run 1:
## cpu_8bit
module cpu_8bit (
    input wire clk,
    input wire reset,
    input wire [7:0] data_in,
    output wire [7:0] data_out,
    output wire [7:0] address,
    output wire mem_write
);
Size in the first run: about 300 cells after synthesis, about 40 flip-flops.
Settings: LEC_CHECK=0, CAP_MARGIN=30, CELL_PAD_IN_SITES_DETAIL_PLACEMENT=1, CELL_PAD_IN_SITES_GLOBAL_PLACEMENT=3, CORE_ASPECT_RATIO=1.62, CORE_MARGIN=10, CORE_UTILIZATION=68, CTS_CLUSTER_DIAMETER=104, GPL_ROUTABILITY_DRIVEN=0, GPL_TIMING_DRIVEN=0, MAX_ROUTING_LAYER=met4, SETUP_SLACK_MARGIN=1.11, SLEW_MARGIN=5, TNS_END_PERCENT=100; clock period 4.0 ns.
run.sh (not shown) runs the stock make flow with config.mk's settings and CLKGATE_MAP_FILE=.
Status(run 1) = ERROR, stage = global placement without I/O (3_1_place_gp_skip_io)
What run 2 does differently from run 1 at the input level:
# run 1
export LEC_CHECK = 0
export CAP_MARGIN = 30
export CELL_PAD_IN_SITES_DETAIL_PLACEMENT = 1
export CELL_PAD_IN_SITES_GLOBAL_PLACEMENT = 3
export CORE_ASPECT_RATIO = 1.62
export CORE_MARGIN = 10
export CORE_UTILIZATION = 68
export CTS_CLUSTER_DIAMETER = 104
export GPL_ROUTABILITY_DRIVEN = 0
export GPL_TIMING_DRIVEN = 0
export MAX_ROUTING_LAYER = met4
export SETUP_SLACK_MARGIN = 1.11
export SLEW_MARGIN = 5
export TNS_END_PERCENT = 100
create_clock -name core_clock -period 4.0 [get_ports {clk}]
# run 2
export LEC_CHECK = 0
export CAP_MARGIN = 20
export CORE_MARGIN = 5
export CORE_UTILIZATION = 52
export CTS_CLUSTER_DIAMETER = 216
export CTS_CLUSTER_SIZE = 100
export SLEW_MARGIN = 20
export TNS_END_PERCENT = 15
create_clock -name core_clock -period 4.0 [get_ports {clk}]
==> results <==
- The synthesized cell count on run 2 is in line with that on run 1.
- In terms of and-or/or-and share of the synthesized area, run 2 and run 1 differ only marginally.
- Run 2 | status: complete | timing, DRC, antenna: pass
- Taking run 1 as 1.0, run 2 lands at 1.3 on placeable core region.
- Re per-instance average area after synthesis: no difference whatsoever between run 2 and run 1.
- In the flow results for run 2 and run 1, the effective utilization at floorplan is smaller on run 2.
- Diff run 1..run 2 | number of distinct library cell variants in the gate-level netlist after synthesis | unchanged
- Run 2 ended with more horizontal extent of the die than run 1.
- [compare] base=run 1 new=run 2: die area moved down, site row count lost 3, vertical die dimension has decreased.
Input-level comparison between run 3 and run 2:
# run 2
export LEC_CHECK = 0
export CAP_MARGIN = 20
export CORE_MARGIN = 5
export CORE_UTILIZATION = 52
export CTS_CLUSTER_DIAMETER = 216
export CTS_CLUSTER_SIZE = 100
export SLEW_MARGIN = 20
export TNS_END_PERCENT = 15
create_clock -name core_clock -period 4.0 [get_ports {clk}]
# run 3
export LEC_CHECK = 0
export CAP_MARGIN = 20
export CORE_MARGIN = 2
export CORE_UTILIZATION = 60
export CTS_CLUSTER_DIAMETER = 216
export CTS_CLUSTER_SIZE = 100
export SLEW_MARGIN = 20
export TNS_END_PERCENT = 15
create_clock -name core_clock -period 4.0 [get_ports {clk}]
--- outcome ---
Cmp run 3 and run 2 / clock period minus worst slack / lower: run 3. Of run 3 and run 2, it is run 3 that has the lower signed area change from the synthesized netlist to the final layout. The overall die height number comes out lower for run 3 vs run 2. Post-detailed-routing wire length: run 3 lower than run 2. Cmp run 3 and run 2 / placeable core region / higher: run 2. Run 2 → run 3: die size decreased by about 25% relative to the old numbers; worst setup slack increased by 0.054 ns relative to the old numbers.
Here is what was changed in the inputs of run 4 compared with run 3.
# run 3
export LEC_CHECK = 0
export CAP_MARGIN = 20
export CORE_MARGIN = 2
export CORE_UTILIZATION = 60
export CTS_CLUSTER_DIAMETER = 216
export CTS_CLUSTER_SIZE = 100
export SLEW_MARGIN = 20
export TNS_END_PERCENT = 15
create_clock -name core_clock -period 4.0 [get_ports {clk}]
# run 4
export LEC_CHECK = 0
export CAP_MARGIN = 20
export CORE_ASPECT_RATIO = 0.5
export CORE_MARGIN = 2
export CORE_UTILIZATION = 55
export CTS_CLUSTER_DIAMETER = 216
export CTS_CLUSTER_SIZE = 100
export HOLD_SLACK_MARGIN = 0.3
export SETUP_SLACK_MARGIN = -0.4
export SLEW_MARGIN = 20
export TNS_END_PERCENT = 15
create_clock -name core_clock -period 4.0 [get_ports {clk}]
Against run 3, run 4 comes in 1.0 points higher on proportion of total power due to net switching.
Compared with run 3, global-route wire length before repair in run 4 increased by more than 10%.
Compared with run 3, run 4 shows a higher transition time at the pin with the least slew margin.
Delta (run 4 minus run 3): routability-driven placement congestion ratio saw an increase, final design instance area without fill saw an increase.
Final period demand of the worst path for run 4 is higher than for run 3.
Taking run 3 as the reference point, the vias per cell of run 4 falls by 3.3%.
For run 5, these inputs were changed with respect to run 4:
# run 4
export LEC_CHECK = 0
export CAP_MARGIN = 20
export CORE_ASPECT_RATIO = 0.5
export CORE_MARGIN = 2
export CORE_UTILIZATION = 55
export CTS_CLUSTER_DIAMETER = 216
export CTS_CLUSTER_SIZE = 100
export HOLD_SLACK_MARGIN = 0.3
export SETUP_SLACK_MARGIN = -0.4
export SLEW_MARGIN = 20
export TNS_END_PERCENT = 15
create_clock -name core_clock -period 4.0 [get_ports {clk}]
# run 5
export LEC_CHECK = 0
export CAP_MARGIN = 20
export CORE_ASPECT_RATIO = 0.5
export CORE_MARGIN = 2
export CORE_UTILIZATION = 31
export CTS_CLUSTER_DIAMETER = 216
export CTS_CLUSTER_SIZE = 100
export SLEW_MARGIN = 20
export TNS_END_PERCENT = 15
create_clock -name core_clock -period 4.0 [get_ports {clk}]
- Diff run 4 -> run 5 | signed area change from the synthesized netlist to the final layout | increase of 3.4 points
- Compared with run 4, run 5 shows a final weighted congestion of routability-driven global placement that is about 4% higher.
- Compared to run 4, run 5 has post-detailed-route via-to-cell ratio 13% lower.
- Cells: run 5 has more instances than run 4
- Run 5: done, clean on timing, DRC and antenna
- The finished layout cell area of run 5 was inferior to that of run 4.
- Run 5 does worse than run 4 on post-layout minimum cycle time.
Input changes introduced in run 6 (baseline for comparison: run 5):
# run 5
export LEC_CHECK = 0
export CAP_MARGIN = 20
export CORE_ASPECT_RATIO = 0.5
export CORE_MARGIN = 2
export CORE_UTILIZATION = 31
export CTS_CLUSTER_DIAMETER = 216
export CTS_CLUSTER_SIZE = 100
export SLEW_MARGIN = 20
export TNS_END_PERCENT = 15
create_clock -name core_clock -period 4.0 [get_ports {clk}]
# run 6
export LEC_CHECK = 0
export ABC_AREA = 0
export CAP_MARGIN = 10
export CELL_PAD_IN_SITES_GLOBAL_PLACEMENT = 3
export CORE_ASPECT_RATIO = 0.67
export CORE_MARGIN = 4
export CORE_UTILIZATION = 63
export CTS_CLUSTER_SIZE = 73
export GPL_TIMING_DRIVEN = 0
export MAX_ROUTING_LAYER = met4
export SLEW_MARGIN = 15
create_clock -name core_clock -period 4.0 [get_ports {clk}]
### Flow results
Run 6 | ERROR | global placement without I/O (3_1_place_gp_skip_io)
As far as count of instantiated cells in the yosys netlist is concerned, run 5 and run 6 perform about the same.
Run 6 has overall chip area below what run 5 had.
Fraction of the mapped netlist area in adder cells came out exactly the same in run 6 and run 5.
Run 6 ended up with a lower width of the chip than run 5 did.
Taking run 5 as the reference point, the total core area of run 6 falls by about 50%.
What run 6 reported for height of the die has to be multiplied by 1.14 to get the figure for run 5.
Power is estimated from default activity; no workload was simulated.
